Design armreduced, start of the top module:
module armreduced(
	input clk,
	input reset,
	output[31:0] pc,
	input[31:0] inst,
	input nIRQ,
	output[3:0] be,
	output[31:0] memaddr,
	output memwrite,
	output memread,
	output[31:0] writedata,
	input[31:0] readdata
	);
	wire PCSrcD, PCSrcE, PCSrcM, PCSrcW;
	wire RegWriteD, RegWriteE, RegWriteM, RegWriteW;
	wire MemtoRegD, MemtoRegE, MemtoRegM, MemtoRegW;
	wire MemWriteD, MemWriteE, MemWriteM;
	wire [3:0] ALUControlD, ALUControlE;
	wire BranchD, BranchE, BranchTakenE;
	wire ALUSrcD, ALUSrcE;
	wire FlagWriteD, FlagWriteE;
	wire [1:0] ImmSrcD;
	wire [1:0] RegSrcD;
	wire [3:0] condE;
	wire condEx;
	wire [3:0] NZCV, FlagsE;
	wire newPCSrcE, newRegWriteE, newMemWriteE;
	wire [3:0] ALUFlags;
	wire InvalidRegD, InvalidRegE;
	wire StallF, StallD;
	wire FlushD, FlushE;
	wire FlushCtrlD;
	wire [1:0] ForwardAE, ForwardBE;
	wire[31:0] PCPlus4F, PCBranch;
	wire[31:0] NextPC;
	wire [31:0] PCF;
	wire [31:0] ResultW;
	assign be = 4'b1111;
	assign PCBranch = ALUResultE;
	assign NextPC = (BranchTakenE == 1'b1) ? PCBranch : (PCSrcW == 1'b1) ? ResultW : PCPlus4F;
	RegisterWBIF _RegisterWBIF(.clk(clk), .en(~StallF), .PC(NextPC), .PCF(PCF), .reset(reset));
	wire [31:0] instF;
	wire [31:0] instD;
	assign pc = PCF;
	assign PCPlus4F = PCF + 32'd4;
	RegisterIFID _RegisterIFID(.instF(inst), .clk(clk), .clr(FlushD), .en(~StallD), .instD(instD), .reset(reset));
	wire [1:0] OpcodeD;
	wire [3:0] ReadAddr1, ReadAddr2, WriteAddr, WA3D;
  ...
Size: roughly 1000 flip-flops, about 53000 um^2 of cells after synthesis.
make LEC_CHECK=0 CAP_MARGIN=20 CORE_MARGIN=2 CORE_UTILIZATION=72 PLACE_DENSITY_LB_ADDON=0.0 SETUP_SLACK_MARGIN=0.22 SLEW_MARGIN=20 finish   # period 16.8 ns
run.sh (not shown) runs the stock make flow with config.mk's settings and CLKGATE_MAP_FILE=.
The baseline did not get past global routing on GRT-0232.
Next try:
--- a/flow/config.mk
+++ b/flow/config.mk
@@ -9,5 +9,3 @@
 export CORE_MARGIN = 2
-export CORE_UTILIZATION = 72
-export PLACE_DENSITY_LB_ADDON = 0.0
-export SETUP_SLACK_MARGIN = 0.22
+export CORE_UTILIZATION = 57
 export SLEW_MARGIN = 20
==> flow/constraint.sdc (replaced) <==
create_clock -name core_clock -period 9.4 [get_ports {clk}]
set_input_delay 1.8800 -clock core_clock [delete_from_list [all_inputs] [get_ports {clk}]]
set_output_delay 1.8800 -clock core_clock [all_outputs]
set_load 0.01 [all_outputs]
Now the flow ran to the end with no violations.
Synthesized cell count does not change.
Area after synthesis stays the same.
Die area climbs by 26%.
Next try:
--- a/flow/config.mk
+++ b/flow/config.mk
@@ -9,3 +9,3 @@
 export CORE_MARGIN = 2
-export CORE_UTILIZATION = 57
+export CORE_UTILIZATION = 40
 export SLEW_MARGIN = 20
==> flow/constraint.sdc (replaced) <==
create_clock -name core_clock -period 20.0 [get_ports {clk}]
set_input_delay 4.0000 -clock core_clock [delete_from_list [all_inputs] [get_ports {clk}]]
set_output_delay 4.0000 -clock core_clock [all_outputs]
set_load 0.01 [all_outputs]
- The changed run completed without violations
- sequential power falls by 53%
- wire length rose by 3.7%
- via count falls by 1.2%
- count of clock-buffer cells in the layout stays the same
- power drops by 53%
- worst setup slack gains 2.5 ns
- global-route usage is lower by 12 points
- worst hold slack gains 0.0038 ns
- utilization shrinks by 21 points
- sequential share of layout area hardly moves

* * *

armreduced again, from the RTL that the note above started with.
export LEC_CHECK = 0
export CAP_MARGIN = 20
export CORE_MARGIN = 2
export CORE_UTILIZATION = 72
export CTS_CLUSTER_DIAMETER = 308
export CTS_CLUSTER_SIZE = 100
export SLEW_MARGIN = 20
export TNS_END_PERCENT = 5
create_clock -name core_clock -period 10.5 [get_ports {clk}]
The baseline never finished: it broke off in global routing (5_1_grt) (GRT-0232).
Edit:
CORE_UTILIZATION = 40   (was 72)
CTS_CLUSTER_DIAMETER = default   (was 308)
CTS_CLUSTER_SIZE = default   (was 100)
TNS_END_PERCENT = default   (was 5)
clock period = 16.9 ns   (was 10.5 ns; I/O delays follow)
Effect: Now the flow went through all stages and came out clean; synthesized cell count does not change; synthesized area is unchanged; die size came out higher by 79%.
Edit:
CORE_UTILIZATION = 45   (was 40)
clock period = 9.56 ns   (was 16.9 ns; I/O delays follow)
After rerunning:
- The new run finished clean
- utilization goes up by 6.9 points
- worst setup slack loses 2.3 ns
- count of clock-buffer cells in the layout rose by 3
- sequential cell count stays the same
- cell area increases by about 1.3%
- worst hold slack is worse by 0.0083 ns
- routed wire length went up by 2.0%
- total power rose by 82%
- final cell count fell by 2.0%
- clock power increases by 86%
- combinational power increases by 83%
Edit:
CORE_UTILIZATION = 64   (was 45)
SETUP_SLACK_MARGIN = 4.88   (was default)
clock period = 16.8 ns   (was 9.56 ns; I/O delays follow)
=>
- This time the run did not get past global routing (5_1_grt) on GRT-0116
- die size fell by about 30%
- area after synthesis stays the same
- synthesized cell count is unchanged

* * *

armreduced again, from the RTL that the note above started with.
// armreduced
module armreduced(
	input clk,
	input reset,
	output[31:0] pc,
	input[31:0] inst,
	input nIRQ,
	output[3:0] be,
	output[31:0] memaddr,
	output memwrite,
	output memread,
	output[31:0] writedata,
	input[31:0] readdata
	);
clock: 20.0 ns
lec_check: 0
abc_area: 0
cap_margin: 20
cell_pad_in_sites_detail_placement: 1
cell_pad_in_sites_global_placement: 3
core_aspect_ratio: 0.52
core_margin: 4
core_utilization: 40
gpl_routability_driven: 1
gpl_timing_driven: 0
min_routing_layer: met2
place_density: 0.54
setup_slack_margin: -1.15
slew_margin: 5
tns_end_percent: 95
The first run aborted during 5_1_grt, error GRT-0116.
==> next run, changes <==
ABC_AREA = not set   (was 0)
CELL_PAD_IN_SITES_DETAIL_PLACEMENT = not set   (was 1)
CELL_PAD_IN_SITES_GLOBAL_PLACEMENT = not set   (was 3)
CORE_ASPECT_RATIO = not set   (was 0.52)
CORE_MARGIN = 2   (was 4)
CORE_UTILIZATION = 59   (was 40)
GPL_ROUTABILITY_DRIVEN = not set   (was 1)
GPL_TIMING_DRIVEN = not set   (was 0)
MIN_ROUTING_LAYER = not set   (was met2)
PLACE_DENSITY = not set   (was 0.54)
SETUP_SLACK_MARGIN = not set   (was -1.15)
SLEW_MARGIN = 20   (was 5)
TNS_END_PERCENT = not set   (was 95)
clock period = 9.41 ns   (was 20.0 ns; I/O delays follow)
What happened:
- The new run finished clean
- die area goes down by a quarter to a third
- area after synthesis is unchanged
- synthesized cell count is unchanged
==> next run, changes <==
CORE_UTILIZATION = 58   (was 59)
SETUP_SLACK_MARGIN = 2.33   (was not set)
TNS_END_PERCENT = 5   (was not set)
Global-route usage goes up by 4.1 points.
Cell area grows by a few percent.
First-iteration DRC count rose by a quarter to a third.
Utilization goes up by 2.8 points.
Cell count came out higher by a few percent.
Synthesized cell count does not change.
Routed wire length increases by roughly a tenth.
Power went up by a few percent.
Worst hold slack barely changes.
==> next run, changes <==
CORE_UTILIZATION = 57   (was 58)
SETUP_SLACK_MARGIN = not set   (was 2.33)
TNS_END_PERCENT = not set   (was 5)
=> Die area rises by 1.7%. Global-route usage shrinks by 4.2 points. Worst hold slack stays flat. Combinational power decreases by 11%. Sequential power barely changes. Total power is lower by 2.6%. Synthesized cell count is unchanged.

* * *

## run A
armreduced again, from the RTL that the note above started with.
make LEC_CHECK=0 ABC_AREA=1 CAP_MARGIN=5 CORE_MARGIN=2 CORE_UTILIZATION=72 CTS_CLUSTER_DIAMETER=371 CTS_CLUSTER_SIZE=41 PLACE_DENSITY=0.65 SETUP_SLACK_MARGIN=2.68 SLEW_MARGIN=30 finish   # period 10.7 ns
Run A did not finish; a tool error ended it in 5_1_grt.
Edits applied to the flow inputs when going from run A to run B:
==> flow/config.mk <==
export PLATFORM = sky130hd
export DESIGN_NAME = armreduced
export DESIGN_NICKNAME = armreduced
export VERILOG_FILES = /design/flow/design.v
export SDC_FILE = /design/flow/constraint.sdc
export NUM_CORES = 4
export LEC_CHECK = 0
export CAP_MARGIN = 20
export CORE_MARGIN = 2
export CORE_UTILIZATION = 59
export SETUP_SLACK_MARGIN = 2.34
export SLEW_MARGIN = 20
==> flow/constraint.sdc <==
create_clock -name core_clock -period 9.41 [get_ports {clk}]
set_input_delay 1.8820 -clock core_clock [delete_from_list [all_inputs] [get_ports {clk}]]
set_output_delay 1.8820 -clock core_clock [all_outputs]
set_load 0.01 [all_outputs]
--- outcome ---
- Compared run B vs run A, and register area share after synthesis is up in run B.
- From run A to run B the numbers moved as follows: total half-perimeter wirelength after legalization and detailed placement now smaller; number of resized instances in the post-cts repair step fell 148.
- Area of the synthesized netlist per yosys stat ends up higher on run A.
- Run B vs run A on aoi/oai-family share of the synthesized area: run B is the lower one.
- Run status, run B: aborted in 5_1_grt, error GRT-0116
Modified inputs, run C compared to run B
--- a/flow/config.mk
+++ b/flow/config.mk
@@ -8,5 +8,5 @@
 export CAP_MARGIN = 20
 export CORE_MARGIN = 2
-export CORE_UTILIZATION = 59
-export SETUP_SLACK_MARGIN = 2.34
+export CORE_UTILIZATION = 58
+export SETUP_SLACK_MARGIN = 1.07
 export SLEW_MARGIN = 20
==> flow/constraint.sdc <==
create_clock -name core_clock -period 9.4 [get_ports {clk}]
set_input_delay 1.8800 -clock core_clock [delete_from_list [all_inputs] [get_ports {clk}]]
set_output_delay 1.8800 -clock core_clock [all_outputs]
set_load 0.01 [all_outputs]
Results
Seen in the log of run B: GRT-0116 during 5_1_grt, after which the run never completed. Run C completed every stage of the flow, and the final layout passed the timing, DRC and antenna checks. Looking at run B and run C, the cell area after placement is a wash. Number of setup buffers added after CTS was higher in the run labelled run B. Lower number of buffers created by CTS among run B and run C: run C. From run B to run C the numbers moved as follows: fraction of synthesized area in multiplexers has remained practically unchanged; cell area after synthesis has remained practically unchanged; number of core rows increased 1. Compared with run B, die area in run C increased slightly. Compared with run B, in run C floorplan utilization went down, cell resize tally after clock tree synthesis decreased 96%, yosys-reported design area after synthesis about even. In the metrics for run B and run C, the one carrying the higher floorplan die height is run C.
### run C -> run D
--- a/flow/config.mk
+++ b/flow/config.mk
@@ -8,5 +8,6 @@
 export CAP_MARGIN = 20
 export CORE_MARGIN = 2
-export CORE_UTILIZATION = 58
-export SETUP_SLACK_MARGIN = 1.07
+export CORE_UTILIZATION = 57
+export SETUP_SLACK_MARGIN = 2.33
 export SLEW_MARGIN = 20
+export TNS_END_PERCENT = 5
==> comparison <==
Having completed the whole flow, run C delivered a layout that passed the timing, DRC and antenna checks. Run D finished every stage and its layout cleared the timing, DRC and antenna checks. As far as placement-stage cell area is concerned, run C and run D perform about the same. Fraction of power consumed by the clock network (run D over run C): decrease, 2.2 points. What run D reported for non-clock buffer count has to be multiplied by 0.69 to get the figure for run C. The placement row count in run D was higher than what run C gave.
Input-level comparison between run E and run D:
--- a/flow/config.mk
+++ b/flow/config.mk
@@ -8,6 +8,8 @@
 export CAP_MARGIN = 20
 export CORE_MARGIN = 2
-export CORE_UTILIZATION = 57
-export SETUP_SLACK_MARGIN = 2.33
+export CORE_UTILIZATION = 70
+export CTS_CLUSTER_DIAMETER = 370
+export CTS_CLUSTER_SIZE = 22
+export HOLD_SLACK_MARGIN = 0.29
+export SETUP_SLACK_MARGIN = 1.07
 export SLEW_MARGIN = 20
-export TNS_END_PERCENT = 5
==> comparison <==
- Number of resized instances in the post-cts repair step (run D / run E): 11
- Status: run E FAILED at 5_1_grt (tool error)
- Comparing the two runs side by side, run E comes out ahead of run D on core outline area.
- Compared with run D, in run E number of distinct library cell variants in the gate-level netlist after synthesis closely matched the old numbers; area after synthesis shows no meaningful change; total die area fell by 0.018 sq mm; worst setup timing slack at the placement stage moved down.
- Cmp run D and run E / post-CTS setup buffer count / higher: run D
- Run D → run E: instance area at placement now smaller; final weighted congestion in routability-driven placement +about 8%; number of levels the H-tree was split into -1.
- Run E ends up with lower number of placed instances, taps included than run D does.

* * *

== the baseline ==
Starting RTL as in the previous note.
Settings: LEC_CHECK=0, CAP_MARGIN=20, CORE_MARGIN=2, CORE_UTILIZATION=70, CTS_CLUSTER_DIAMETER=370, CTS_CLUSTER_SIZE=20, PLACE_DENSITY=0.64, SETUP_SLACK_MARGIN=1.07, SLEW_MARGIN=20; clock period 9.4 ns.
Stage in which a tool error killed the baseline: global routing.
Input changes introduced in the candidate (baseline for comparison: the baseline):
--- a/flow/config.mk
+++ b/flow/config.mk
@@ -9,7 +9,3 @@
 export CORE_MARGIN = 2
-export CORE_UTILIZATION = 70
-export CTS_CLUSTER_DIAMETER = 370
-export CTS_CLUSTER_SIZE = 20
-export PLACE_DENSITY = 0.64
-export SETUP_SLACK_MARGIN = 1.07
+export CORE_UTILIZATION = 50
 export SLEW_MARGIN = 20
### Flow results
Status for the candidate and the baseline: clean finish in the candidate only. The candidate against the baseline; area of placed instances is up slightly. Between the candidate and the baseline, the difference in post-synth design cell area is negligible. For die width, dividing the value from the baseline by the value from the candidate gives 0.847. The post-synth tally of flip-flops with integrated enable of the baseline and that of the candidate are within noise of each other. Diff the baseline..the candidate | number of cell instances after yosys synthesis | negligible. Comparing number of rows created at floorplan for the candidate and the baseline, the smaller number came from the baseline. Diff the baseline -> the candidate: routability congestion estimate moved down; chip area +about 40%; floorplan core density lower. The baseline -> the candidate: clock buffer count from CTS increased by more than half. The candidate vs the baseline on die height: the candidate is the higher one.

* * *

v6:
armreduced again, from the RTL that the note above started with.
## armreduced
module armreduced(
	input clk,
	input reset,
	output[31:0] pc,
	input[31:0] inst,
	input nIRQ,
	output[3:0] be,
	output[31:0] memaddr,
	output memwrite,
	output memread,
	output[31:0] writedata,
	input[31:0] readdata
	);
	wire PCSrcD, PCSrcE, PCSrcM, PCSrcW;
	wire RegWriteD, RegWriteE, RegWriteM, RegWriteW;
	wire MemtoRegD, MemtoRegE, MemtoRegM, MemtoRegW;
	wire MemWriteD, MemWriteE, MemWriteM;
	wire [3:0] ALUControlD, ALUControlE;
	wire BranchD, BranchE, BranchTakenE;
	wire ALUSrcD, ALUSrcE;
	wire FlagWriteD, FlagWriteE;
	wire [1:0] ImmSrcD;
	wire [1:0] RegSrcD;
	wire [3:0] condE;
	wire condEx;
	wire [3:0] NZCV, FlagsE;
	wire newPCSrcE, newRegWriteE, newMemWriteE;
	wire [3:0] ALUFlags;
	wire InvalidRegD, InvalidRegE;
	wire StallF, StallD;
	wire FlushD, FlushE;
	wire FlushCtrlD;
	wire [1:0] ForwardAE, ForwardBE;
	wire[31:0] PCPlus4F, PCBranch;
	wire[31:0] NextPC;
	wire [31:0] PCF;
	wire [31:0] ResultW;
	assign be = 4'b1111;
	assign PCBranch = ALUResultE;
	assign NextPC = (BranchTakenE == 1'b1) ? PCBranch : (PCSrcW == 1'b1) ? ResultW : PCPlus4F;
  ...
clock: 9.63 ns
lec_check: 0
cap_margin: 20
cell_pad_in_sites_detail_placement: 0
cell_pad_in_sites_global_placement: 0
core_aspect_ratio: 0.5
core_margin: 2
core_utilization: 70
cts_cluster_diameter: 291
cts_cluster_size: 26
place_density: 0.65
setup_slack_margin: 1.71
slew_margin: 30
v6 did not run to completion, as it errored out during global routing.
> inputs changed (v6 -> v7)
==> flow/config.mk <==
export PLATFORM = sky130hd
export DESIGN_NAME = armreduced
export DESIGN_NICKNAME = armreduced
export VERILOG_FILES = /design/flow/design.v
export SDC_FILE = /design/flow/constraint.sdc
export NUM_CORES = 4
export LEC_CHECK = 0
export CAP_MARGIN = 20
export CORE_MARGIN = 2
export CORE_UTILIZATION = 41
export SLEW_MARGIN = 20
==> flow/constraint.sdc <==
create_clock -name core_clock -period 16.9 [get_ports {clk}]
set_input_delay 3.3800 -clock core_clock [delete_from_list [all_inputs] [get_ports {clk}]]
set_output_delay 3.3800 -clock core_clock [all_outputs]
set_load 0.01 [all_outputs]
Notes after the runs:
Every stage of the flow completed for v7, and the final layout passed the timing, DRC and antenna checks.
Of v6 and v7, v6 shows the lower maximum level of the CTS H-tree, with v7 above it.
Looking at number of CTS-inserted buffers, v7 sits above v6.
The placeable core region number comes out lower for v6 vs v7.
The die area of v7 was inferior to that of v6.
Minimum setup slack after placement, v6 and v7: larger value in v7
As far as number of buffers added on ports goes, v6 and v7 are indistinguishable; the numbers are identical.
Sort v6 and v7 by weighted congestion reported at the end of routability-driven placement, descending, and v6 comes first.
v6 -> v7: number of rows in the core area increased by more than half
Power is estimated from default activity; no workload was simulated.
